## b58_cliky
module b58_cliky
	(
		CLOCK_50,						 
    KEY,
    SW,
    HEX0, HEX1, HEX2, HEX3, HEX4, HEX5, HEX6, HEX7,
		PLOT_X,
		PLOT_Y,
		PLOT_COLOUR,
		PLOT_EN
	);
Settings: LEC_CHECK=0, ABC_AREA=1, CAP_MARGIN=20, CORE_MARGIN=2, CORE_UTILIZATION=72, CTS_CLUSTER_SIZE=93, PLACE_DENSITY=0.6, SLEW_MARGIN=20, TNS_END_PERCENT=20; clock period 11.3 ns.
run.sh (not shown) runs the stock make flow with config.mk's settings and CLKGATE_MAP_FILE=.
The first run finished with setup timing left.
==> next run, changes <==
- ABC_AREA: 1 -> unset
- CORE_UTILIZATION: 72 -> 40
- CTS_CLUSTER_SIZE: 93 -> unset
- TNS_END_PERCENT: 20 -> unset
- clock period: 11.3 -> 15.2 ns (I/O delays scaled with it)
Outcome: The new run finished clean. Setup slack improved by 1100 ps. Sequential power fell by 24%. Cell count fell by about 9%. Power fell by 25%. Via count fell by 15%. Flip-flop count is unchanged. First-iteration DRC count fell by 53%. Non-clock buffer count fell by 66. Global-route usage fell by 15 points. Routed wire length fell by 7.4%.
==> next run, changes <==
- CORE_UTILIZATION: 40 -> 72
- PLACE_DENSITY: 0.6 -> 0.66
- TNS_END_PERCENT: unset -> 5
- clock period: 15.2 -> 10.3 ns (I/O delays scaled with it)
Effect: The changed run completed, yet does not pass: setup timing. Design area rose by 16%. Worst hold slack improves by 20 ps. Global-route usage rose by 21 points. Power rose by 47%. Synthesized area stays the same.
==> next run, changes <==
- ABC_AREA: unset -> 1
- CELL_PAD_IN_SITES_GLOBAL_PLACEMENT: unset -> 0
- CORE_UTILIZATION: 72 -> 65
- CTS_CLUSTER_DIAMETER: unset -> 57
- GPL_TIMING_DRIVEN: unset -> 1
- PLACE_DENSITY: 0.66 -> unset
- TNS_END_PERCENT: 5 -> unset
Result: The new run ran to the end with violations: setup timing; routed wire length decreases by about a fifth; core utilization decreases by 7.9 points; total power increases slightly; global-route usage decreases by 7.8 points; non-clock buffer count decreases by 36; critical path depth increases by 39; area after synthesis decreases slightly; register-to-register slack improved by 930 ps; setup slack improved by 930 ps.
==> next run, changes <==
- CORE_UTILIZATION: 65 -> 70
- CTS_CLUSTER_DIAMETER: 57 -> 30
- CTS_CLUSTER_SIZE: unset -> 38
- clock period: 10.3 -> 9.18 ns (I/O delays scaled with it)
After rerunning: This time the run aborted during 5_1_grt with GRT-0116. Area after synthesis does not change. Die size drops by 7.0%. Synthesized cell count stays the same.
==> next run, changes <==
- ABC_AREA: 1 -> unset
- CELL_PAD_IN_SITES_GLOBAL_PLACEMENT: 0 -> unset
- CORE_UTILIZATION: 70 -> 40
- CTS_CLUSTER_DIAMETER: 30 -> unset
- CTS_CLUSTER_SIZE: 38 -> unset
- GPL_TIMING_DRIVEN: 1 -> unset
- PLACE_DENSITY: unset -> 0.6
- clock period: 9.18 -> 16.0 ns (I/O delays scaled with it)
Outcome: The changed run finished clean. Die area increases by 76%. Synthesized cell count falls by 14%. Synthesized area climbs by 1.7%.

branch fjord:
Starting RTL as in the previous note.
export LEC_CHECK = 0
export CAP_MARGIN = 20
export CELL_PAD_IN_SITES_DETAIL_PLACEMENT = 0
export CORE_MARGIN = 6
export CORE_UTILIZATION = 32
export GPL_ROUTABILITY_DRIVEN = 0
export HOLD_SLACK_MARGIN = -0.01
export MAX_ROUTING_LAYER = met5
export MIN_ROUTING_LAYER = met2
export PLACE_DENSITY_LB_ADDON = 0.04
export SETUP_SLACK_MARGIN = 2.42
export SLEW_MARGIN = 20
export TNS_END_PERCENT = 40
create_clock -name core_clock -period 20.4 [get_ports {CLOCK_50}]
#### Input delta (branch cedar over branch fjord)
- PLACE_DENSITY_LB_ADDON no longer set, was 0.04
- CORE_UTILIZATION now 60, was 32
- MAX_ROUTING_LAYER no longer set, was met5
- MIN_ROUTING_LAYER no longer set, was met2
- TNS_END_PERCENT no longer set, was 40
- GPL_ROUTABILITY_DRIVEN no longer set, was 0
- CORE_MARGIN now 2, was 6
- CELL_PAD_IN_SITES_DETAIL_PLACEMENT no longer set, was 0
- HOLD_SLACK_MARGIN no longer set, was -0.01
- SETUP_SLACK_MARGIN no longer set, was 2.42
- the clock period (ns, I/O delays scaled along) now 8.46, was 20.4
Of branch cedar and branch fjord, just one finished clean: branch fjord. In branch cedar the implementation ran to completion but is not tape-out ready, as the final checks report negative setup slack. Looking at worst setup path endpoint, the top.d0.max_count[15] result is from branch cedar; the top.d0.max_count[3] one comes from branch fjord. branch fjord ended up with fewer cell instances than branch cedar did. Delta (branch cedar minus branch fjord): buffer share of cell area went up; depth of the worst register-to-register path moved up; design area picked up an extra 3700 sq um; synthesis-to-layout area growth increased 20 points; number of setup violations in the final report went up. Summary of branch cedar over branch fjord: fraction of standard cell area in multi-input logic went down by 5.5 points, clock tree buffer count of the final layout went down by 21%.

b58_cliky again, from the RTL that the note above started with.
## b58_cliky
module b58_cliky
	(
		CLOCK_50,						 
    KEY,
    SW,
    HEX0, HEX1, HEX2, HEX3, HEX4, HEX5, HEX6, HEX7,
		PLOT_X,
		PLOT_Y,
		PLOT_COLOUR,
		PLOT_EN
	);
	input			CLOCK_50;				 
	input   [9:0]   SW;
	input   [3:0]   KEY;
    output 	[6:0]   HEX0, HEX1, HEX2, HEX3, HEX4, HEX5, HEX6, HEX7;
	output	[7:0]	PLOT_X;
	output	[7:0]	PLOT_Y;
	output	[2:0]	PLOT_COLOUR;
	output			PLOT_EN;
   wire resetn;
   assign resetn = SW[0];
	wire [2:0] colour;
	wire [7:0] x;
        wire [7:0] y;
	wire writeEn;
	assign PLOT_X = x;
	assign PLOT_Y = y;
	assign PLOT_COLOUR = colour;
	assign PLOT_EN = writeEn;
   wire [2:0] next_square, curr_square;
   wire [6:0] next_colour;
   wire [2:0] curr_colour;
   wire [3:0] next_mode, curr_mode;
   wire [15:0] score, high_score;
   wire [3:0] lives;
   wire times_up, have_pressed, correct_answer;
   wire [9:0] squares_drawn;
   wire [19:0] current_state, next_state;
   wire [4:0] pressed_key;
   top_clicky top(
   		.clk(CLOCK_50),
   		.resetn(resetn),
   		.restart(SW[9]),
   		.key1(~KEY[3]), .key2(~KEY[2]), .key3(~KEY[1]), .key4(~KEY[0]),
   		.next_square(next_square), 
		.curr_square(curr_square),
   		.next_colour(next_colour), 
   		.curr_colour(curr_colour),
   		.next_mode(next_mode), 
   		.curr_mode(curr_mode),
   		.score(score),
  		.high_score(high_score),
  		.lives(lives),
  		.x(x), 
  		.y(y),  
  		.colour(colour),  
  		.times_up(times_up), 
  		.have_pressed(have_pressed), 
  		.correct_answer(correct_answer),
  ...
clock: 8.93 ns
lec_check: 0
abc_area: 1
cap_margin: 20
core_aspect_ratio: 0.5
core_margin: 2
core_utilization: 72
cts_cluster_diameter: 297
cts_cluster_size: 92
place_density: 0.42
slew_margin: 20
The first run failed in 5_1_grt on GRT-0232.
Rerun with:
==> flow/config.mk (replaced) <==
export PLATFORM = sky130hd
export DESIGN_NAME = b58_cliky
export DESIGN_NICKNAME = b58_cliky
export VERILOG_FILES = /design/flow/design.v
export SDC_FILE = /design/flow/constraint.sdc
export NUM_CORES = 4
export LEC_CHECK = 0
export CAP_MARGIN = 20
export CORE_MARGIN = 2
export CORE_UTILIZATION = 26
export PLACE_DENSITY = 0.6
export SLEW_MARGIN = 20
==> flow/constraint.sdc (replaced) <==
create_clock -name core_clock -period 15.2 [get_ports {CLOCK_50}]
set_input_delay 3.0400 -clock core_clock [delete_from_list [all_inputs] [get_ports {CLOCK_50}]]
set_output_delay 3.0400 -clock core_clock [all_outputs]
set_load 0.01 [all_outputs]
Result: Now the flow passed the timing, DRC and antenna checks. Synthesized cell count drops by 14%. Area after synthesis climbs by 1.7%. Die area climbs to 2.8 times its value.
Rerun with:
--- a/flow/config.mk
+++ b/flow/config.mk
@@ -8,5 +8,5 @@
 export CAP_MARGIN = 20
 export CORE_MARGIN = 2
-export CORE_UTILIZATION = 26
-export PLACE_DENSITY = 0.6
+export CORE_UTILIZATION = 69
+export PLACE_DENSITY = 0.66
 export SLEW_MARGIN = 20
==> flow/constraint.sdc (replaced) <==
create_clock -name core_clock -period 10.3 [get_ports {CLOCK_50}]
set_input_delay 2.0600 -clock core_clock [delete_from_list [all_inputs] [get_ports {CLOCK_50}]]
set_output_delay 2.0600 -clock core_clock [all_outputs]
set_load 0.01 [all_outputs]
After rerunning: Now the flow finished but failed the layout checks on negative setup slack. Global-route usage grows by 27 points. Via count grows by 19%. Setup slack degrades by 1900 ps. Core utilization grows by 58 points. Combinational power grows by 51%. Total power grows by 41%. Sequential power grows by 49%. Clock skew grows by 15 ps. Wire length grows by 19%. Sequential share of layout area shrinks by 2.1 points.
Rerun with:
--- a/flow/config.mk
+++ b/flow/config.mk
@@ -7,6 +7,8 @@
 export LEC_CHECK = 0
 export CAP_MARGIN = 20
+export CELL_PAD_IN_SITES_GLOBAL_PLACEMENT = 0
 export CORE_MARGIN = 2
-export CORE_UTILIZATION = 69
-export PLACE_DENSITY = 0.66
+export CORE_UTILIZATION = 68
+export CTS_CLUSTER_DIAMETER = 30
+export GPL_TIMING_DRIVEN = 1
 export SLEW_MARGIN = 20
The changed run produced a layout that fails on negative setup slack.
Design area rises by 3.9%.
Worst setup slack loses 1400 ps.
Count of clock-buffer cells in the layout rises by 18.
Die size rises by 1.4%.
Sequential cell count does not change.
Total power rises by 17%.
First-iteration DRC count rises by about 20%.
Final cell count rises by about 2.8%.
Routed wire length rises by about 16%.
Rerun with:
--- a/flow/config.mk
+++ b/flow/config.mk
@@ -9,6 +9,7 @@
 export CELL_PAD_IN_SITES_GLOBAL_PLACEMENT = 0
 export CORE_MARGIN = 2
-export CORE_UTILIZATION = 68
-export CTS_CLUSTER_DIAMETER = 30
+export CORE_UTILIZATION = 72
+export CTS_CLUSTER_DIAMETER = 28
 export GPL_TIMING_DRIVEN = 1
+export PLACE_DENSITY = 0.91
 export SLEW_MARGIN = 20
==> flow/constraint.sdc (replaced) <==
create_clock -name core_clock -period 7.6 [get_ports {CLOCK_50}]
set_input_delay 1.5200 -clock core_clock [delete_from_list [all_inputs] [get_ports {CLOCK_50}]]
set_output_delay 1.5200 -clock core_clock [all_outputs]
set_load 0.01 [all_outputs]
The changed run ended with an error in 5_1_grt (GRT-0116); die area shrinks by 5.4%; area after synthesis stays the same; synthesized cell count is unchanged.

== run A ==
Starting RTL as in the previous note.
clock: 10.9 ns
lec_check: 0
cap_margin: 20
core_margin: 2
core_utilization: 52
cts_cluster_size: 92
place_density: 0.6
slew_margin: 20
Run A did not stop at any stage, and its layout met the timing, DRC and antenna checks.
Setup changes, run A to run B
-- flow/config.mk --
<<< run A, line 9
export CORE_MARGIN = 2
export CORE_UTILIZATION = 52
export CTS_CLUSTER_SIZE = 92
export PLACE_DENSITY = 0.6
export SLEW_MARGIN = 20
>>> run B, line 9
export CORE_MARGIN = 2
export CORE_UTILIZATION = 69
export CTS_CLUSTER_DIAMETER = 54
export SETUP_SLACK_MARGIN = 1.21
export SLEW_MARGIN = 20
==> flow/constraint.sdc <==
create_clock -name core_clock -period 11.3 [get_ports {CLOCK_50}]
set_input_delay 2.2600 -clock core_clock [delete_from_list [all_inputs] [get_ports {CLOCK_50}]]
set_output_delay 2.2600 -clock core_clock [all_outputs]
set_load 0.01 [all_outputs]
### Flow results
Run B completed end to end; final checks failed (setup timing).
Routed wire in run B totals more than in run A.
The run showing the smaller fraction of power consumed by combinational cells is run A.
Run B vs. run A: final cell area excluding filler cells went up by 1.5%, sum of routed wire segments on met1 dropped 2.0%, worst hold path depth went up 1, largest net degree at the start of global routing higher, non-clock buffer count saw a decrease.
Top routing layer in use: met4 -> run A, met5 -> run B
The inputs of run C differ from those of run B as listed below.
-- flow/config.mk --
<<< run B, line 9
export CORE_MARGIN = 2
export CORE_UTILIZATION = 69
export CTS_CLUSTER_DIAMETER = 54
export SETUP_SLACK_MARGIN = 1.21
export SLEW_MARGIN = 20
>>> run C, line 9
export CORE_MARGIN = 2
export CORE_UTILIZATION = 59
export SETUP_SLACK_MARGIN = 3.06
export SLEW_MARGIN = 20
==> comparison <==
- Run C finished every stage and its layout cleared the timing, DRC and antenna checks.
- [compare] base=run B new=run C: count of clock-buffer cells in the layout saw an increase; register share of total power decreased 1.8 points; number of clock buffers inserted by TritonCTS went up about 23%.
- ~same clock-pin slew on the worst setup and hold paths in run C and run B
- On number of cells on the critical path: run C sits below run B.
- Between run B and run C, final cell count increased.
- Via count (run B / run C): 1.08
--- input diff run C..run D ---
-- flow/config.mk --
<<< run C, line 9
export CORE_MARGIN = 2
export CORE_UTILIZATION = 59
export SETUP_SLACK_MARGIN = 3.06
export SLEW_MARGIN = 20
>>> run D, line 9
export CORE_MARGIN = 2
export CORE_UTILIZATION = 72
export CTS_CLUSTER_DIAMETER = 54
export PLACE_DENSITY = 0.35
export SETUP_SLACK_MARGIN = -0.88
export SLEW_MARGIN = 20
--- outcome ---
- Finished, but not clean: run D, with setup timing.
- Tightest hold margin essentially unchanged between run D and run C.
- Max global-route usage over all layers across run D and run C: run D
- The start point of the critical path comes out top.d0.score[11]$_SDFF_PN0_ in one run and top.d0.score[14]$_SDFF_PN0_ in the other, namely in run C and run D respectively.
- Compared to run C, run D was floorplanned on a smaller die.
- Relative to run C, the routed wire length of run D is lower by about 12%.
> inputs changed (run D -> run E)
-- flow/config.mk --
<<< run D, line 9
export CORE_MARGIN = 2
export CORE_UTILIZATION = 72
export CTS_CLUSTER_DIAMETER = 54
export PLACE_DENSITY = 0.35
export SETUP_SLACK_MARGIN = -0.88
export SLEW_MARGIN = 20
>>> run E, line 9
export CORE_MARGIN = 2
export CORE_UTILIZATION = 59
export SLEW_MARGIN = 20
==> flow/constraint.sdc <==
create_clock -name core_clock -period 8.44 [get_ports {CLOCK_50}]
set_input_delay 1.6880 -clock core_clock [delete_from_list [all_inputs] [get_ports {CLOCK_50}]]
set_output_delay 1.6880 -clock core_clock [all_outputs]
set_load 0.01 [all_outputs]
Notes after the runs:
Summary of the comparison: worst setup slack after layout is lower in run E, relative to run D. FAIL for each of run E and run D. Run E -> stages 100% | layout checks FAIL | setup timing. The layout from run D, despite a flow that completed every stage, fails the layout checks, with the failing checks listed as setup timing. Run E falls short of run D in wire length. Power share of the clock group, run E and run D: larger value in run E. Delta (run E minus run D): number of optimization iterations in the first detailed-route pass increased 2; starting density of the core decreased 13 points; synthesized area essentially unchanged.

Setup of ember:
Starting RTL as in the previous note.
// b58_cliky
module b58_cliky
	(
		CLOCK_50,						 
    KEY,
    SW,
    HEX0, HEX1, HEX2, HEX3, HEX4, HEX5, HEX6, HEX7,
		PLOT_X,
		PLOT_Y,
		PLOT_COLOUR,
		PLOT_EN
	);
Settings: LEC_CHECK=0, ABC_AREA=1, CAP_MARGIN=5, CORE_MARGIN=2, CORE_UTILIZATION=72, CTS_CLUSTER_SIZE=78, SLEW_MARGIN=20; clock period 8.96 ns.
Tool error GRT-0116 stopped ember during 5_1_grt; no final results.
### ember -> sierra
Settings: putting PLACE_DENSITY at 0.64 where nothing was set; putting CTS_CLUSTER_DIAMETER at 233 where nothing was set; clearing CTS_CLUSTER_SIZE, which used to be 78; swapping 5 for 20 in CAP_MARGIN; swapping 8.96 for 11.7 in the clock period (ns, I/O delays scaled along).
Results
- sierra ended with less cell area reported after detailed placement than ember.
- Compared sierra vs ember, and number of post-CTS setup repair buffers is down in sierra.
- sierra ends up with a worst slack at placement that is 970 ps higher than in ember.
- sierra -> stages 100% | layout checks FAIL | setup timing
- sierra -> ember: synthesis area per yosys delta 0, exact match
- For chip footprint, ember and sierra come out practically identical.
- Diff ember..sierra | number of flip-flops and latches in the synthesized netlist | unchanged
- | depth of the CTS H-tree | sierra vs ember | ≈ equal |
## Diff of input files: pepper against sierra
Settings: clearing CTS_CLUSTER_DIAMETER, which used to be 233; swapping 20 for 0 in CAP_MARGIN; swapping 0.64 for 0.66 in PLACE_DENSITY; clearing ABC_AREA, which used to be 1; swapping 11.7 for 10.3 in the clock period (ns, I/O delays scaled along).
--- outcome ---
- Post-placement cell count was lower in pepper than in sierra.
- Run status, pepper: aborted in 5_1_grt, error ODB-0269
- sierra -> pepper: number of core rows increased slightly
- Summary of pepper over sierra: hold-fix buffer count after cts saw little to no change; area fraction in mux cells saw an increase; overall die area saw an increase.
Power and IR drop assume default switching activity.
